== run 1 ==
Design snack, start of the top module:
module snack(
    input ps2_data,
    input ps2_clk,
    input clk,
    input [1:0] speed_mode,
    input rst_n,
    input key,
    output hsync,
    output vsync,
    output beep,
    output [3:0] vga_r,
    output [3:0] vga_g,
    output [3:0] vga_b
    );
    wire key_r,key_l,key_u,key_d;
    PS2 ps2(.clk(clk),.rst(!rst_n),.ps2_clk(ps2_clk),.ps2_data(ps2_data),.up(key_u),.left(key_l),.right(key_r),.down(key_d));
    wire [9:0] col;
    wire [8:0] row;
    wire [9:0] box_x;
    wire [8:0] box_y;
    wire drive;
    wire snake_r;
    wire snake_head;
    snack_control u1_snack_control(
        .clk(clk),
        .rst_n(rst_n),
        .key_r(key_r),
        .key_l(key_l),
        .key_u(key_u),
        .key_d(key_d),
        .box_x(box_x),
        .box_y(box_y),
        .x_pos(col),
        .y_pos(row),
        .speed_mode(speed_mode),
        .drive(drive),
        .snack_r(snake_r),
        .snake_head(snake_head)
                  );
    random_box u1_random_box(
        .clk(clk),
        .rst_n(rst_n),
        .drive(drive), 
        .box_x(box_x), 
        .box_y(box_y)
    );
    wire [11:0] pixel;
    wire rdn;
    reg control_signal;
    wire [3:0]vga_r1;
    wire [3:0]vga_g1;
    wire [3:0]vga_b1;
    wire hsync1;
    wire vsync1;
    wire [3:0]vga_r2;
    wire [3:0]vga_g2;
    wire [3:0]vga_b2;
    wire hsync2;
    wire vsync2;
    VGA vga0(
        .clk(clk),
        .rst(!rst_n),
        .R(vga_r1),
        .G(vga_g1),
        .B(vga_b1),
        .HS(hsync1),
        .VS(vsync1),
        .row(row),
        .col(col),
        .rdn(rdn),
        .Din(pixel)
    );
    assign vga_r2 = 4'h0;
    assign vga_g2 = 4'h0;
    assign vga_b2 = 4'h0;
    assign hsync2 = 1'b0;
    assign vsync2 = 1'b0;
    draw_snake draw(
        .clk(clk),
        .rdn(rdn),
        .row(row),
        .col(col),
        .rst_n(rst_n),
        .box_x(box_x),
        .box_y(box_y),
        .pixel(pixel),
        .snake_r(snake_r),
        .snake_head(snake_head)
    );
    always @(posedge clk or negedge rst_n) begin
        if (!rst_n) begin
            control_signal <= 1'b0;  
        end else begin
            control_signal <=1'b1;
        end
    end
    assign vga_r = control_signal ? vga_r1 : vga_r2;
    assign vga_g = control_signal ? vga_g1 : vga_g2;
    assign vga_b = control_signal ? vga_b1 : vga_b2;
  ...
export LEC_CHECK = 0
export CAP_MARGIN = 20
export CORE_MARGIN = 2
export CORE_UTILIZATION = 72
export CTS_CLUSTER_DIAMETER = 397
export CTS_CLUSTER_SIZE = 10
export PLACE_DENSITY = 0.4
export SETUP_SLACK_MARGIN = 1.69
export SLEW_MARGIN = 20
create_clock -name core_clock -period 5.7 [get_ports {clk}]
run.sh (not shown) runs the stock make flow with config.mk's settings and CLKGATE_MAP_FILE=.
Input changes introduced in run 2 (baseline for comparison: run 1):
--- a/flow/config.mk
+++ b/flow/config.mk
@@ -6,10 +6,12 @@
 export NUM_CORES = 4
 export LEC_CHECK = 0
+export ABC_AREA = 1
 export CAP_MARGIN = 20
 export CORE_MARGIN = 2
 export CORE_UTILIZATION = 72
-export CTS_CLUSTER_DIAMETER = 397
-export CTS_CLUSTER_SIZE = 10
-export PLACE_DENSITY = 0.4
-export SETUP_SLACK_MARGIN = 1.69
+export CTS_CLUSTER_DIAMETER = 312
+export CTS_CLUSTER_SIZE = 15
+export HOLD_SLACK_MARGIN = 0.29
+export PLACE_DENSITY_LB_ADDON = 0.03
+export SETUP_SLACK_MARGIN = -0.34
 export SLEW_MARGIN = 20
Notes after the runs:
Run 2 | stages: all done | timing, DRC, antenna: all pass. The uppermost metal layer occupied by signal nets comes out met5 in one run and met4 in the other, namely in run 2 and run 1 respectively. Between run 1 and run 2, the flow reports number of cell instances after yosys synthesis increasing by more than 10%. From run 1 to run 2 the numbers moved as follows: maximum clock skew at final layout now larger, average cell area after synthesis now smaller.
> inputs changed (run 2 -> run 3)
--- a/flow/config.mk
+++ b/flow/config.mk
@@ -7,5 +7,5 @@
 export LEC_CHECK = 0
 export ABC_AREA = 1
-export CAP_MARGIN = 20
+export CAP_MARGIN = 15
 export CORE_MARGIN = 2
 export CORE_UTILIZATION = 72
Results
- Run 3: PASS, flow complete, no timing, DRC or antenna violations
- Run 2 completed end to end with timing, DRC and antenna clean.
- Run 2 -> run 3: proportion of synthesized flip-flops having asynchronous set or reset delta 0, exact match
- Run 2 -> run 3: number of routed nets with antenna violations delta 0, exact match
- Run 2 -> run 3: number of cells on the worst hold path delta 0, exact match

---

snack again, from the RTL that the note above started with.
## snack
module snack(
    input ps2_data,
    input ps2_clk,
    input clk,
    input [1:0] speed_mode,
    input rst_n,
    input key,
    output hsync,
    output vsync,
    output beep,
    output [3:0] vga_r,
    output [3:0] vga_g,
    output [3:0] vga_b
    );
clock: 20.2 ns
lec_check: 0
abc_area: 1
cap_margin: 20
core_margin: 2
core_utilization: 68
cts_cluster_diameter: 294
slew_margin: 20
The first run finished with timing, DRC and antenna clean.
Change:
- CORE_UTILIZATION: 68 -> 72
- CTS_CLUSTER_DIAMETER: 294 -> 232
- PLACE_DENSITY: unset -> 0.64
- SETUP_SLACK_MARGIN: unset -> 2.08
- clock period: 20.2 -> 16.4 ns (I/O delays scaled with it)
The changed run produced a clean layout. Clock power is higher by 18%. Design area barely changes. Routed wire length went down by 1.4%. Sequential share of layout area is about the same. Synthesized area does not change. Via count increases by 1.0%. Power increases by 20%.
Change:
- ABC_AREA: 1 -> unset
- CORE_UTILIZATION: 72 -> 25
- CTS_CLUSTER_DIAMETER: 232 -> unset
- PLACE_DENSITY: 0.64 -> unset
- SETUP_SLACK_MARGIN: 2.08 -> unset
- clock period: 16.4 -> 61.2 ns (I/O delays scaled with it)
=> Via count went down by 8.8%. Non-clock buffer count went up by 6. Core utilization went down by 49 points. Total power went down by 73%. Clock power went down by 71%. Cell area stays flat.
Change:
- CORE_UTILIZATION: 25 -> 40
- clock period: 61.2 -> 10.3 ns (I/O delays scaled with it)
Outcome: Hold slack improves by 0.014 ns. Via count came out lower by 1.6%. Design area came out lower by 1.9%. Power came out higher to 6.0 times its value. Area after synthesis stays the same. Clock power came out higher to 6.2 times its value. Sequential share of layout area came out higher by 0.45 points. Count of clock-buffer cells in the layout came out lower by 2. Core utilization came out higher by 16 points. Die area came out lower by 37%. Wire length came out lower by 1.6%.

---

## run A
Starting RTL as in the previous note.
Settings: LEC_CHECK=0, ABC_AREA=1, CAP_MARGIN=0, CELL_PAD_IN_SITES_DETAIL_PLACEMENT=2, CELL_PAD_IN_SITES_GLOBAL_PLACEMENT=0, CORE_MARGIN=2, CORE_UTILIZATION=41, CTS_CLUSTER_SIZE=95, GPL_ROUTABILITY_DRIVEN=0, HOLD_SLACK_MARGIN=-0.04, MAX_ROUTING_LAYER=met4, MIN_ROUTING_LAYER=met2, PLACE_DENSITY_LB_ADDON=0.3, SETUP_SLACK_MARGIN=0.85, SLEW_MARGIN=20, TNS_END_PERCENT=75; clock period 6.78 ns.
The flow ended early for run A: it failed with a tool error in global routing.
The following lists how run B was set up differently from run A:
Settings: clearing CELL_PAD_IN_SITES_DETAIL_PLACEMENT, which used to be 2; clearing TNS_END_PERCENT, which used to be 75; clearing MAX_ROUTING_LAYER, which used to be met4; clearing CELL_PAD_IN_SITES_GLOBAL_PLACEMENT, which used to be 0; clearing GPL_ROUTABILITY_DRIVEN, which used to be 0; clearing CTS_CLUSTER_SIZE, which used to be 95; swapping 0 for 20 in CAP_MARGIN; clearing MIN_ROUTING_LAYER, which used to be met2; clearing ABC_AREA, which used to be 1; clearing HOLD_SLACK_MARGIN, which used to be -0.04; clearing SETUP_SLACK_MARGIN, which used to be 0.85; swapping 41 for 59 in CORE_UTILIZATION; clearing PLACE_DENSITY_LB_ADDON, which used to be 0.3; swapping 6.78 for 10.4 in the clock period (ns, I/O delays scaled along).
### Flow results
Run status, run A: aborted in global routing, error GRT-0116. The final layout from run B, which completed every stage, passed the timing, design-rule and antenna checks at the end of the flow. Cmp run B and run A / post-synthesis chip area from yosys / higher: run A. Initial core utilization in run B is 18 points higher than in run A. Diff run A -> run B: synthesized area dropped about 3.5%, compound-cell area share of the yosys netlist grew by 1.2 points, count of standard-cell rows lost 18%, number of synthesized flops with an enable pin roughly the same, area share of xor/xnor cells in the synthesized design rose by 2.8 points. Diff run A -> run B | die footprint | down by more than a quarter. Min die height across run B and run A: run B. Measured against run A, the count of instantiated cells in the yosys netlist of run B comes out at 0.866 times the reference value.
What run C does differently from run B at the input level:
Settings: changing CORE_UTILIZATION from 59 to 40; setting GPL_TIMING_DRIVEN to 0 for the first time; setting SETUP_SLACK_MARGIN to 2.43 for the first time; changing the clock period (ns, I/O delays scaled along) from 10.4 to 40.0.
Notes after the runs:
- Number of buffer and inverter instances along the worst setup path was lower in the run labelled run B.
- Compared run C vs run B, and total power is down in run C.
- [compare] base=run B new=run C: part of the total power dissipated in the clock network dropped 0.5 points, number of ordinary and repair buffers in the finished layout climbed 418, global placement routability congestion climbed 3.2%.
- Compared with run B, in run C final area went up, setup slack of the critical path after layout went up by 24.03 ns, combinational share of power went up by 2.4 points.
Edits applied to the flow inputs when going from run C to run D:
Settings: GPL_TIMING_DRIVEN: 0 -> unset; CORE_UTILIZATION: 40 -> 72; SETUP_SLACK_MARGIN: 2.43 -> 1.49; the clock period (ns, I/O delays scaled along): 40.0 -> 5.7.
Taking run C as the reference, in run D total CTS buffers has decreased; routed wire length moved down; design area went down by about 5%; global-route wire length before repair has decreased. On area used by sequential logic in the layout, run C and run D are neck and neck. Depth of the critical timing path with buffers and inverters included delta for run D relative to run C: 7 higher. Going from run C to run D, area taken by multi-input logic gates now sits at about the same level; via density per instance higher.

---

Starting RTL as in the previous note.
==> flow/design.v (excerpt) <==
module snack(
    input ps2_data,
    input ps2_clk,
    input clk,
    input [1:0] speed_mode,
    input rst_n,
    input key,
    output hsync,
    output vsync,
    output beep,
    output [3:0] vga_r,
    output [3:0] vga_g,
    output [3:0] vga_b
    );
    wire key_r,key_l,key_u,key_d;
    PS2 ps2(.clk(clk),.rst(!rst_n),.ps2_clk(ps2_clk),.ps2_data(ps2_data),.up(key_u),.left(key_l),.right(key_r),.down(key_d));
    wire [9:0] col;
    wire [8:0] row;
    wire [9:0] box_x;
    wire [8:0] box_y;
    wire drive;
    wire snake_r;
    wire snake_head;
    snack_control u1_snack_control(
        .clk(clk),
        .rst_n(rst_n),
        .key_r(key_r),
        .key_l(key_l),
        .key_u(key_u),
        .key_d(key_d),
        .box_x(box_x),
        .box_y(box_y),
        .x_pos(col),
        .y_pos(row),
        .speed_mode(speed_mode),
        .drive(drive),
        .snack_r(snake_r),
        .snake_head(snake_head)
                  );
    random_box u1_random_box(
        .clk(clk),
        .rst_n(rst_n),
        .drive(drive), 
        .box_x(box_x), 
        .box_y(box_y)
    );
    wire [11:0] pixel;
    wire rdn;
    reg control_signal;
    wire [3:0]vga_r1;
    wire [3:0]vga_g1;
    wire [3:0]vga_b1;
    wire hsync1;
    wire vsync1;
    wire [3:0]vga_r2;
    wire [3:0]vga_g2;
    wire [3:0]vga_b2;
    wire hsync2;
    wire vsync2;
    VGA vga0(
        .clk(clk),
        .rst(!rst_n),
        .R(vga_r1),
        .G(vga_g1),
        .B(vga_b1),
        .HS(hsync1),
        .VS(vsync1),
        .row(row),
        .col(col),
        .rdn(rdn),
        .Din(pixel)
    );
    assign vga_r2 = 4'h0;
    assign vga_g2 = 4'h0;
    assign vga_b2 = 4'h0;
    assign hsync2 = 1'b0;
    assign vsync2 = 1'b0;
    draw_snake draw(
        .clk(clk),
        .rdn(rdn),
        .row(row),
        .col(col),
        .rst_n(rst_n),
        .box_x(box_x),
        .box_y(box_y),
        .pixel(pixel),
  ...
make LEC_CHECK=0 ABC_AREA=1 CAP_MARGIN=0 CELL_PAD_IN_SITES_DETAIL_PLACEMENT=2 CELL_PAD_IN_SITES_GLOBAL_PLACEMENT=0 CORE_MARGIN=2 CORE_UTILIZATION=41 CTS_CLUSTER_SIZE=95 GPL_ROUTABILITY_DRIVEN=0 GPL_TIMING_DRIVEN=0 HOLD_SLACK_MARGIN=-0.04 MAX_ROUTING_LAYER=met5 MIN_ROUTING_LAYER=met2 PLACE_DENSITY_LB_ADDON=0.3 SETUP_SLACK_MARGIN=0.85 SLEW_MARGIN=20 TNS_END_PERCENT=75 finish   # period 10.3 ns
The baseline ended with an error in 3_5_place_dp.
==> next run, changes <==
ABC_AREA = unset   (was 1)
CAP_MARGIN = 20   (was 0)
CELL_PAD_IN_SITES_DETAIL_PLACEMENT = unset   (was 2)
CELL_PAD_IN_SITES_GLOBAL_PLACEMENT = unset   (was 0)
CORE_UTILIZATION = 40   (was 41)
CTS_CLUSTER_SIZE = unset   (was 95)
GPL_ROUTABILITY_DRIVEN = unset   (was 0)
GPL_TIMING_DRIVEN = unset   (was 0)
HOLD_SLACK_MARGIN = unset   (was -0.04)
MAX_ROUTING_LAYER = unset   (was met5)
MIN_ROUTING_LAYER = unset   (was met2)
PLACE_DENSITY_LB_ADDON = unset   (was 0.3)
SETUP_SLACK_MARGIN = unset   (was 0.85)
TNS_END_PERCENT = unset   (was 75)
clock period = 8.48 ns   (was 10.3 ns; I/O delays follow)
The new run finished with timing, DRC and antenna clean.
Die size went down by 1.0%.
Area after synthesis decreases by 3.5%.
Synthesized cell count goes down by 13%.
==> next run, changes <==
ABC_AREA = 1   (was unset)
CORE_UTILIZATION = 68   (was 40)
CTS_CLUSTER_DIAMETER = 232   (was unset)
clock period = 16.4 ns   (was 8.48 ns; I/O delays follow)
=> The new run finished clean. Area after synthesis rose by 3.6%. Design area increases by 2.2%. Hold slack gains 6.1 ps. Via count rose by 11%. Register-to-register slack improves by 8000 ps. Die area falls by 39%. Power fell by 47%. Sequential share of layout area decreases by 0.55 points.
==> next run, changes <==
ABC_AREA = unset   (was 1)
CORE_UTILIZATION = 40   (was 68)
CTS_CLUSTER_DIAMETER = unset   (was 232)
SETUP_SLACK_MARGIN = 0.51   (was unset)
clock period = 10.3 ns   (was 16.4 ns; I/O delays follow)
Total power went up by well over a third. Via count decreases by roughly a tenth. Cell area is lower slightly. Register-to-register slack gets worse by 6200 ps. Flip-flop count does not change. Utilization went down by 29 points. First-iteration DRC count goes down by about a fifth. Die size rose by well over a third. Wire length went up slightly. Cell count went down by a few percent.
==> next run, changes <==
SETUP_SLACK_MARGIN = unset   (was 0.51)
clock period = 40.0 ns   (was 10.3 ns; I/O delays follow)
Outcome:
- wire length is about the same
- synthesized area stays the same
- worst setup slack improved by 24000 ps
- core utilization drops by 0.23 points
- die size does not change
- final cell count barely changes
- sequential share of layout area climbs by 0.13 points
- power drops by well over a third
==> next run, changes <==
ABC_AREA = 1   (was unset)
CORE_UTILIZATION = 65   (was 40)
CTS_CLUSTER_SIZE = 80   (was unset)
MAX_ROUTING_LAYER = met4   (was unset)
MIN_ROUTING_LAYER = met1   (was unset)
SETUP_SLACK_MARGIN = 5.0   (was unset)
The new run produced a clean layout.
Synthesized cell count came out higher by 16%.
Worst setup slack gets better by 320 ps.
First-iteration DRC count grows by 31%.
Cell area is higher by 2.3%.
Combinational power went up by 18%.
Sequential share of layout area goes down by 0.57 points.

---

== JK ==
Starting RTL as in the previous note.
clock: 5.7 ns
lec_check: 0
abc_area: 1
cap_margin: 20
core_margin: 2
core_utilization: 72
cts_cluster_diameter: 317
cts_cluster_size: 17
hold_slack_margin: 0.29
place_density: 0.69
setup_slack_margin: -0.38
slew_margin: 20
#### Input delta (MS over JK)
Settings: changing CTS_CLUSTER_DIAMETER from 317 to 74; changing PLACE_DENSITY from 0.69 to 0.4; removing ABC_AREA (formerly 1); changing SETUP_SLACK_MARGIN from -0.38 to 1.69; changing CTS_CLUSTER_SIZE from 17 to 10.
### Flow results
When MS is set beside JK, its count of clock-net buffers in the final layout turns out to be 38 larger. Looking at power share of the clock group across JK and MS, the one that comes out higher is MS. MS vs JK: part of the cycle the worst path needs up in MS. | synthesized cell count | MS vs JK | 13% lower |. Delta(synthesized area per cell, MS - JK) > 0.
The inputs of AL differ from those of MS as listed below.
Settings: CTS_CLUSTER_SIZE: 10 -> 18; PLACE_DENSITY: 0.4 -> unset; ABC_AREA: unset -> 1; PLACE_DENSITY_LB_ADDON: unset -> 0.19; CTS_CLUSTER_DIAMETER: 74 -> unset; SETUP_SLACK_MARGIN: 1.69 -> 1.68.
[summary]
All of MS and AL finish clean.
Summary of AL over MS: share of the cycle needed by the critical path after routing shrank by 6.8 points; core utilization fell 0.38 points; synthesized cell count went up about 16%.
> inputs changed (AL -> TR)
Settings: CTS_CLUSTER_DIAMETER: unset -> 312; CAP_MARGIN: 20 -> 40; SETUP_SLACK_MARGIN: 1.68 -> -0.34; CTS_CLUSTER_SIZE: 18 -> 15; PLACE_DENSITY_LB_ADDON: 0.19 -> 0.03.
--- outcome ---
- Average vias per placed instance | TR below AL
- TR vs AL — maximum VDD drop climbed by more than a quarter
- A critical-path cell with the highest stage delay of dfxtp_2 is what AL shows, while o21ai_0 belongs to TR.
- Re power density over cell area: AL was higher than TR.
- Of the two values seen for dominant power group, clock was produced by AL and sequential cells by TR.
Power and IR drop assume default switching activity.
